## try-indigo
// pe_tile_new_unq1
module pe_tile_new_unq1 (
clk,
config_addr,
config_data,
out_BUS16_S0_T0,
in_BUS16_S0_T0,
out_BUS16_S0_T1,
in_BUS16_S0_T1,
out_BUS16_S0_T2,
in_BUS16_S0_T2,
out_BUS16_S0_T3,
in_BUS16_S0_T3,
out_BUS16_S0_T4,
in_BUS16_S0_T4,
out_BUS16_S1_T0,
in_BUS16_S1_T0,
out_BUS16_S1_T1,
in_BUS16_S1_T1,
out_BUS16_S1_T2,
in_BUS16_S1_T2,
out_BUS16_S1_T3,
in_BUS16_S1_T3,
out_BUS16_S1_T4,
in_BUS16_S1_T4,
out_BUS16_S2_T0,
in_BUS16_S2_T0,
out_BUS16_S2_T1,
in_BUS16_S2_T1,
out_BUS16_S2_T2,
in_BUS16_S2_T2,
out_BUS16_S2_T3,
in_BUS16_S2_T3,
out_BUS16_S2_T4,
in_BUS16_S2_T4,
out_BUS16_S3_T0,
in_BUS16_S3_T0,
out_BUS16_S3_T1,
in_BUS16_S3_T1,
out_BUS16_S3_T2,
in_BUS16_S3_T2,
out_BUS16_S3_T3,
in_BUS16_S3_T3,
out_BUS16_S3_T4,
in_BUS16_S3_T4,
out_BUS1_S0_T0,
in_BUS1_S0_T0,
out_BUS1_S0_T1,
in_BUS1_S0_T1,
out_BUS1_S0_T2,
in_BUS1_S0_T2,
out_BUS1_S0_T3,
in_BUS1_S0_T3,
out_BUS1_S0_T4,
in_BUS1_S0_T4,
out_BUS1_S1_T0,
in_BUS1_S1_T0,
out_BUS1_S1_T1,
in_BUS1_S1_T1,
out_BUS1_S1_T2,
in_BUS1_S1_T2,
out_BUS1_S1_T3,
in_BUS1_S1_T3,
out_BUS1_S1_T4,
in_BUS1_S1_T4,
out_BUS1_S2_T0,
in_BUS1_S2_T0,
out_BUS1_S2_T1,
in_BUS1_S2_T1,
out_BUS1_S2_T2,
in_BUS1_S2_T2,
out_BUS1_S2_T3,
in_BUS1_S2_T3,
out_BUS1_S2_T4,
in_BUS1_S2_T4,
out_BUS1_S3_T0,
in_BUS1_S3_T0,
out_BUS1_S3_T1,
in_BUS1_S3_T1,
out_BUS1_S3_T2,
in_BUS1_S3_T2,
out_BUS1_S3_T3,
in_BUS1_S3_T3,
out_BUS1_S3_T4,
in_BUS1_S3_T4,
reset,
tile_id
);
  input clk;
  input [31:0] config_addr;
  input [31:0] config_data;
  output [15:0] out_BUS16_S0_T0;
  input [15:0] in_BUS16_S0_T0;
  output [15:0] out_BUS16_S0_T1;
  input [15:0] in_BUS16_S0_T1;
  output [15:0] out_BUS16_S0_T2;
  input [15:0] in_BUS16_S0_T2;
  output [15:0] out_BUS16_S0_T3;
  input [15:0] in_BUS16_S0_T3;
  output [15:0] out_BUS16_S0_T4;
  input [15:0] in_BUS16_S0_T4;
  ...
For scale: roughly 7,600 cells after synthesis, roughly 760 I/O pins, ~0.050 mm^2 of cells after synthesis.
Settings: LEC_CHECK=0, ABC_AREA=1, CAP_MARGIN=20, CORE_MARGIN=2, CORE_UTILIZATION=72, CTS_CLUSTER_DIAMETER=174, CTS_CLUSTER_SIZE=97, SLEW_MARGIN=20; clock period 16.4 ns.
run.sh (not shown) runs the stock make flow with config.mk's settings and CLKGATE_MAP_FILE=.
In the summary table, try-indigo is marked failed, with error GRT-0116 raised in 5_1_grt.
### try-indigo -> try-nickel
# try-indigo
export LEC_CHECK = 0
export ABC_AREA = 1
export CAP_MARGIN = 20
export CORE_MARGIN = 2
export CORE_UTILIZATION = 72
export CTS_CLUSTER_DIAMETER = 174
export CTS_CLUSTER_SIZE = 97
export SLEW_MARGIN = 20
create_clock -name core_clock -period 16.4 [get_ports {clk}]
# try-nickel
export LEC_CHECK = 0
export CAP_MARGIN = 20
export CORE_MARGIN = 2
export CORE_UTILIZATION = 68
export CTS_CLUSTER_SIZE = 58
export SLEW_MARGIN = 20
create_clock -name core_clock -period 14.6 [get_ports {clk}]
Status(try-nickel) = ERROR, stage = 5_1_grt
Of try-indigo and try-nickel, try-nickel shows the higher number of placement rows, with try-indigo below it.
On area of the die, the higher figure sits with try-nickel, not try-indigo.
Cmp try-indigo and try-nickel / number of nets at floorplan / lower: try-nickel
Cell count after synthesis shrinks by more than 10% when moving from try-indigo to try-nickel.
Inputs modified between try-nickel and try-onyx:
# try-nickel
export LEC_CHECK = 0
export CAP_MARGIN = 20
export CORE_MARGIN = 2
export CORE_UTILIZATION = 68
export CTS_CLUSTER_SIZE = 58
export SLEW_MARGIN = 20
create_clock -name core_clock -period 14.6 [get_ports {clk}]
# try-onyx
export LEC_CHECK = 0
export CAP_MARGIN = 20
export CORE_MARGIN = 2
export CORE_UTILIZATION = 46
export SETUP_SLACK_MARGIN = 2.8
export SLEW_MARGIN = 20
create_clock -name core_clock -period 10.6 [get_ports {clk}]
Results
What the final checks of try-onyx revealed, after a flow that finished every stage, was a layout that fails on setup timing. Re die boundary width: try-nickel and try-onyx aren't equal, and the lower value belongs to try-nickel. try-onyx vs try-nickel — total placed cells including tap cells rose 995. Compared with try-nickel, in try-onyx total die size saw an increase; site row count shows an increase of about 22%. try-onyx against try-nickel: post-synthesis instance area closely matched the old numbers, clock buffer count from CTS now sits higher, placement-stage worst setup slack lower, final weighted congestion in routability-driven placement lost 19%.
Relative to try-onyx, the following input files were edited for try-delta:
# try-onyx
export LEC_CHECK = 0
export CAP_MARGIN = 20
export CORE_MARGIN = 2
export CORE_UTILIZATION = 46
export SETUP_SLACK_MARGIN = 2.8
export SLEW_MARGIN = 20
create_clock -name core_clock -period 10.6 [get_ports {clk}]
# try-delta
export LEC_CHECK = 0
export CAP_MARGIN = 20
export CORE_MARGIN = 2
export CORE_UTILIZATION = 57
export CTS_CLUSTER_DIAMETER = 145
export CTS_CLUSTER_SIZE = 98
export SETUP_SLACK_MARGIN = 2.54
export SLEW_MARGIN = 20
export TNS_END_PERCENT = 15
create_clock -name core_clock -period 10.6 [get_ports {clk}]
Results
try-onyx → try-delta: final HPWL from detailed placement has decreased; level count of the clock H-tree lost 2; number of post-CTS setup repair buffers increased by 56% relative to the old numbers; synthesized chip area reported by yosys neither gained nor lost much; number of instances in the synthesized netlist level. The worst slack at placement of try-delta exceeds that of try-onyx by 0.099 ns. Placer congestion estimate was lower in try-onyx than in try-delta. Run status, try-delta: aborted in 5_1_grt, error GRT-0232. The number of buffers inserted during clock tree synthesis in try-delta sits 57 below the value recorded for try-onyx. try-delta vs try-onyx: die size down by more than 10%. try-delta gives less number of rows created at floorplan than try-onyx did.
> inputs changed (try-delta -> try-juniper)
# try-delta
export LEC_CHECK = 0
export CAP_MARGIN = 20
export CORE_MARGIN = 2
export CORE_UTILIZATION = 57
export CTS_CLUSTER_DIAMETER = 145
export CTS_CLUSTER_SIZE = 98
export SETUP_SLACK_MARGIN = 2.54
export SLEW_MARGIN = 20
export TNS_END_PERCENT = 15
create_clock -name core_clock -period 10.6 [get_ports {clk}]
# try-juniper
export LEC_CHECK = 0
export CAP_MARGIN = 20
export CORE_MARGIN = 2
export CORE_UTILIZATION = 31
export SLEW_MARGIN = 20
create_clock -name core_clock -period 24.9 [get_ports {clk}]
### Flow results
- try-juniper closes out successfully: all stages finished, all timing, DRC and antenna checks passed.
- try-juniper ends up with a placeable core area that is about 80% higher than in try-delta.
- The instance count of the mapped netlist on try-juniper is in line with that on try-delta.
- Initial core utilization: lower on try-juniper
- Cmp try-delta and try-juniper / number of standard-cell rows in the floorplan / higher: try-juniper
- try-juniper — die span in y 35% higher, try-delta as reference
- The die of try-juniper is larger than the one used in try-delta.

---

Setup of run 1:
Starting RTL as in the previous note.
## pe_tile_new_unq1
module pe_tile_new_unq1 (
clk,
config_addr,
config_data,
out_BUS16_S0_T0,
in_BUS16_S0_T0,
out_BUS16_S0_T1,
in_BUS16_S0_T1,
out_BUS16_S0_T2,
in_BUS16_S0_T2,
out_BUS16_S0_T3,
in_BUS16_S0_T3,
out_BUS16_S0_T4,
in_BUS16_S0_T4,
out_BUS16_S1_T0,
in_BUS16_S1_T0,
out_BUS16_S1_T1,
in_BUS16_S1_T1,
out_BUS16_S1_T2,
in_BUS16_S1_T2,
out_BUS16_S1_T3,
in_BUS16_S1_T3,
out_BUS16_S1_T4,
in_BUS16_S1_T4,
out_BUS16_S2_T0,
in_BUS16_S2_T0,
out_BUS16_S2_T1,
in_BUS16_S2_T1,
out_BUS16_S2_T2,
in_BUS16_S2_T2,
out_BUS16_S2_T3,
in_BUS16_S2_T3,
out_BUS16_S2_T4,
in_BUS16_S2_T4,
out_BUS16_S3_T0,
in_BUS16_S3_T0,
out_BUS16_S3_T1,
in_BUS16_S3_T1,
out_BUS16_S3_T2,
in_BUS16_S3_T2,
out_BUS16_S3_T3,
in_BUS16_S3_T3,
out_BUS16_S3_T4,
in_BUS16_S3_T4,
out_BUS1_S0_T0,
in_BUS1_S0_T0,
out_BUS1_S0_T1,
in_BUS1_S0_T1,
out_BUS1_S0_T2,
in_BUS1_S0_T2,
out_BUS1_S0_T3,
in_BUS1_S0_T3,
out_BUS1_S0_T4,
in_BUS1_S0_T4,
out_BUS1_S1_T0,
in_BUS1_S1_T0,
out_BUS1_S1_T1,
in_BUS1_S1_T1,
out_BUS1_S1_T2,
in_BUS1_S1_T2,
out_BUS1_S1_T3,
in_BUS1_S1_T3,
out_BUS1_S1_T4,
in_BUS1_S1_T4,
out_BUS1_S2_T0,
in_BUS1_S2_T0,
out_BUS1_S2_T1,
in_BUS1_S2_T1,
out_BUS1_S2_T2,
in_BUS1_S2_T2,
out_BUS1_S2_T3,
in_BUS1_S2_T3,
out_BUS1_S2_T4,
in_BUS1_S2_T4,
out_BUS1_S3_T0,
in_BUS1_S3_T0,
out_BUS1_S3_T1,
in_BUS1_S3_T1,
out_BUS1_S3_T2,
in_BUS1_S3_T2,
out_BUS1_S3_T3,
in_BUS1_S3_T3,
out_BUS1_S3_T4,
in_BUS1_S3_T4,
reset,
tile_id
);
clock: 25.8 ns
lec_check: 0
cap_margin: 10
core_margin: 2
core_utilization: 27
max_routing_layer: met4
place_density_lb_addon: 0.23
setup_slack_margin: 2.66
slew_margin: 20
tns_end_percent: 20
Run 1 has completed all stages; timing, DRC and antenna checks passed.
--- input diff run 1..run 2 ---
Settings: PLACE_DENSITY_LB_ADDON: 0.23 -> unset; SETUP_SLACK_MARGIN: 2.66 -> unset; MAX_ROUTING_LAYER: met4 -> unset; CORE_UTILIZATION: 27 -> 40; CAP_MARGIN: 10 -> 20; TNS_END_PERCENT: 20 -> unset; the clock period (ns, I/O delays scaled along): 25.8 -> 19.0.
==> results <==
- Of run 1 and run 2, the run reporting the higher critical path arrival was run 1.
- Between run 1 and run 2, the combined area of the multi-input logic cells does not differ in any meaningful way.
- Multi-input gate share of the layout cell area, run 1 and run 2: larger value in run 2
- The flow did not stop early for run 2: all stages ran, and the layout cleared the timing, design-rule and antenna checks.
- Number of resized instances in the post-cts repair step came out exactly the same in run 1 and run 2.
- The part of the power in the clock network reported for run 2 is smaller than that of run 1 by 0.6 points.
- Run 2 reports a higher combinational gate power than run 1 does.
- Relative to run 1, run 2 improves total half-perimeter wirelength after legalization and detailed placement.
Here is what was changed in the inputs of run 3 compared with run 2.
Settings: swapping 40 for 58 in CORE_UTILIZATION; swapping 19.0 for 10.6 in the clock period (ns, I/O delays scaled along).
Placer's final routability congestion estimate came out higher on run 3 than on run 2. Diff run 2 -> run 3: number of cell rows now smaller, count of buffers added by post-CTS timing repair for setup up 377, starting utilization of the core area moved up. Placement-stage cell area delta for run 3 relative to run 2: 7000 um2 higher. The die used by run 3 is smaller than the one used by run 2. Run 3: it failed during global routing (5_1_grt), and the tool reported GRT-0116. The width of the chip in run 3 is 0.832 times that in run 2.
Edits applied to the flow inputs when going from run 3 to run 4:
Settings: TNS_END_PERCENT newly set to 5; SETUP_SLACK_MARGIN newly set to 2.77; CTS_CLUSTER_DIAMETER newly set to 42; CORE_UTILIZATION changed from 58 to 55.
==> results <==
Run 4: it failed during global routing (5_1_grt), and the tool reported GRT-0232.
Standard cell area after detailed placement delta (run 3 -> run 4): insignificant
Relative to run 3, run 4 degrades area enclosed by the die boundary.
Lower final weighted congestion in routability-driven placement among run 4 and run 3: run 4

---

Starting RTL as in the previous note.
export LEC_CHECK = 0
export CAP_MARGIN = 20
export CORE_MARGIN = 2
export CORE_UTILIZATION = 57
export MAX_ROUTING_LAYER = met4
export SETUP_SLACK_MARGIN = -1.49
export SLEW_MARGIN = 20
create_clock -name core_clock -period 20.0 [get_ports {clk}]
The starting point completed and failed the layout checks on setup timing.
==> next run, changes <==
Settings changed: ABC_AREA set to 1, CAP_MARGIN 20 to 0, CELL_PAD_IN_SITES_GLOBAL_PLACEMENT set to 3, CORE_ASPECT_RATIO set to 0.86, CORE_MARGIN 2 to 4, CORE_UTILIZATION 57 to 48, CTS_CLUSTER_SIZE set to 82, GPL_TIMING_DRIVEN set to 0, HOLD_SLACK_MARGIN set to -0.07, MAX_ROUTING_LAYER met4 to met5, SETUP_SLACK_MARGIN -1.49 to unset, SLEW_MARGIN 20 to 25.
Result:
- This time the run did not get past global placement without I/O (3_1_place_gp_skip_io) on GPL-0301
- die area increases by about 18%
- area after synthesis is lower by 2.9%
- synthesized cell count is higher by 20%

---

pe_tile_new_unq1 again, from the RTL that the note above started with.
make LEC_CHECK=0 ABC_AREA=0 CAP_MARGIN=20 CELL_PAD_IN_SITES_GLOBAL_PLACEMENT=0 CORE_MARGIN=2 CORE_UTILIZATION=71 CTS_CLUSTER_DIAMETER=227 CTS_CLUSTER_SIZE=43 GPL_ROUTABILITY_DRIVEN=1 HOLD_SLACK_MARGIN=0.08 MAX_ROUTING_LAYER=met5 MIN_ROUTING_LAYER=met1 SETUP_SLACK_MARGIN=2.26 SLEW_MARGIN=20 TNS_END_PERCENT=95 finish   # period 16.5 ns
The baseline did not get past 5_1_grt.
Next try:
CELL_PAD_IN_SITES_GLOBAL_PLACEMENT = 1   (was 0)
CORE_UTILIZATION = 64   (was 71)
CTS_CLUSTER_DIAMETER = unset   (was 227)
SETUP_SLACK_MARGIN = 4.3   (was 2.26)
TNS_END_PERCENT = 90   (was 95)
clock period = 19.0 ns   (was 16.5 ns; I/O delays follow)
The changed run ended with an error in 3_3_place_gp on GPL-0301.
Synthesized cell count stays the same.
Area after synthesis is unchanged.
Die area rose by 11%.
Next try:
CORE_UTILIZATION = 45   (was 64)
PLACE_DENSITY_LB_ADDON = 0.25   (was unset)
SETUP_SLACK_MARGIN = unset   (was 4.3)
TNS_END_PERCENT = unset   (was 90)
clock period = 30.2 ns   (was 19.0 ns; I/O delays follow)
What happened: The new run produced a clean layout. Die size is higher by 42%. Area after synthesis does not change. Synthesized cell count is unchanged.

---

## exp/amber
Starting RTL as in the previous note.
==> flow/config.mk <==
export PLATFORM = sky130hd
export DESIGN_NAME = pe_tile_new_unq1
export DESIGN_NICKNAME = pe_tile_new_unq1
export VERILOG_FILES = /design/flow/design.v
export SDC_FILE = /design/flow/constraint.sdc
export NUM_CORES = 4
export LEC_CHECK = 0
export CAP_MARGIN = 5
export CELL_PAD_IN_SITES_GLOBAL_PLACEMENT = 1
export CORE_ASPECT_RATIO = 1.61
export CORE_MARGIN = 2
export CORE_UTILIZATION = 24
export CTS_CLUSTER_DIAMETER = 109
export GPL_ROUTABILITY_DRIVEN = 0
export MIN_ROUTING_LAYER = met2
export PLACE_DENSITY_LB_ADDON = 0.22
export SETUP_SLACK_MARGIN = 2.41
export SLEW_MARGIN = 20
export TNS_END_PERCENT = 70
==> flow/constraint.sdc <==
create_clock -name core_clock -period 11.5 [get_ports {clk}]
set_input_delay 2.3000 -clock core_clock [delete_from_list [all_inputs] [get_ports {clk}]]
set_output_delay 2.3000 -clock core_clock [all_outputs]
set_load 0.01 [all_outputs]
Tool error GRT-0232 stopped exp/amber during 5_1_grt; no final results.
### exp/amber -> exp/harbor
- removing TNS_END_PERCENT (formerly 70)
- changing CTS_CLUSTER_DIAMETER from 109 to 240
- changing CORE_UTILIZATION from 24 to 40
- changing PLACE_DENSITY_LB_ADDON from 0.22 to 0.03
- removing SETUP_SLACK_MARGIN (formerly 2.41)
- removing MIN_ROUTING_LAYER (formerly met2)
- changing CAP_MARGIN from 5 to 20
- changing CORE_ASPECT_RATIO from 1.61 to 1.82
- changing the clock period (ns, I/O delays scaled along) from 11.5 to 16.6
[summary]
- [flow] exp/harbor | stages: complete | final checks: fail | reason: setup timing
- In the flow results for exp/harbor and exp/amber, the number of placement rows is larger on exp/amber.
- exp/harbor -> exp/amber: synthesized area delta 0, exact match
- exp/harbor — number of post-CTS setup repair buffers 219 lower, exp/amber as reference
- Relative to exp/amber, post-cts gate resize count has decreased by 1578 in exp/harbor.
- exp/harbor vs. exp/amber: maximum level of the CTS H-tree decreased 1, chip area in the Yosys report closely matched the old numbers.
For exp/delta, these inputs were changed with respect to exp/harbor:
- CELL_PAD_IN_SITES_DETAIL_PLACEMENT: unset -> 2
- CAP_MARGIN: 20 -> 5
- the clock period (ns, I/O delays scaled along): 16.6 -> 30.7
Notes after the runs:
- exp/delta: it failed during 5_1_grt, and the tool reported GRT-0116.
- exp/delta -> exp/harbor: number of nets produced by synthesis delta 0, exact match
- Summary: with exp/harbor as the reference, placed cell area in exp/delta moved down by a few percent.
- Looking only at number of instances in the placed design, and setting everything else aside, the lower value of exp/delta and exp/harbor goes to exp/delta.
- Compared with exp/harbor, number of buffers created by CTS in exp/delta increased slightly.
- The count of library flops with an enable pin of exp/delta and that of exp/harbor are within noise of each other.
- exp/delta vs exp/harbor — detailed placer's ending HPWL climbed by a few percent
- CTS sink count: exp/harbor vs exp/delta identical
- When the final numbers for exp/delta and exp/harbor were put side by side, the quantity of gates resized following cts turned out to be smaller in exp/delta.
- As far as area after synthesis goes, exp/harbor and exp/delta are indistinguishable; the numbers are identical.
- Number of buffers inserted for hold repair after clock tree synthesis came out exactly the same in exp/delta and exp/harbor.
Input changes introduced in exp/juniper (baseline for comparison: exp/delta):
- GPL_ROUTABILITY_DRIVEN removed (was 0)
- CTS_CLUSTER_DIAMETER removed (was 240)
- CORE_UTILIZATION changed from 40 to 45
- PLACE_DENSITY_LB_ADDON removed (was 0.03)
- CELL_PAD_IN_SITES_DETAIL_PLACEMENT removed (was 2)
- CAP_MARGIN changed from 5 to 20
- CORE_ASPECT_RATIO removed (was 1.82)
- CELL_PAD_IN_SITES_GLOBAL_PLACEMENT removed (was 1)
- the clock period (ns, I/O delays scaled along) changed from 30.7 to 10.6
==> comparison <==
In exp/juniper the implementation ran to completion but is not tape-out ready, as the final checks report setup timing.
As far as I/O pin total goes, exp/juniper and exp/delta are indistinguishable; the numbers are identical.
Diff exp/delta -> exp/juniper: number of buffers inserted by post-CTS setup repair shows an increase of 182; post-synthesis cell count from yosys shows no meaningful change; depth of the CTS H-tree shows an increase of 1; placed cell area shows an increase of about 15%; number of gates resized after CTS shows an increase of 1096.
[compare] base=exp/delta new=exp/juniper: number of unique standard cell types used by synthesis has remained practically unchanged; placement-stage worst setup slack decreased by 9.26 ns relative to the old numbers.
Die area | exp/juniper < exp/delta
Floorplan die height (exp/delta / exp/juniper): 1.4
No activity file was given, so power comes from the tool's default toggle rates.
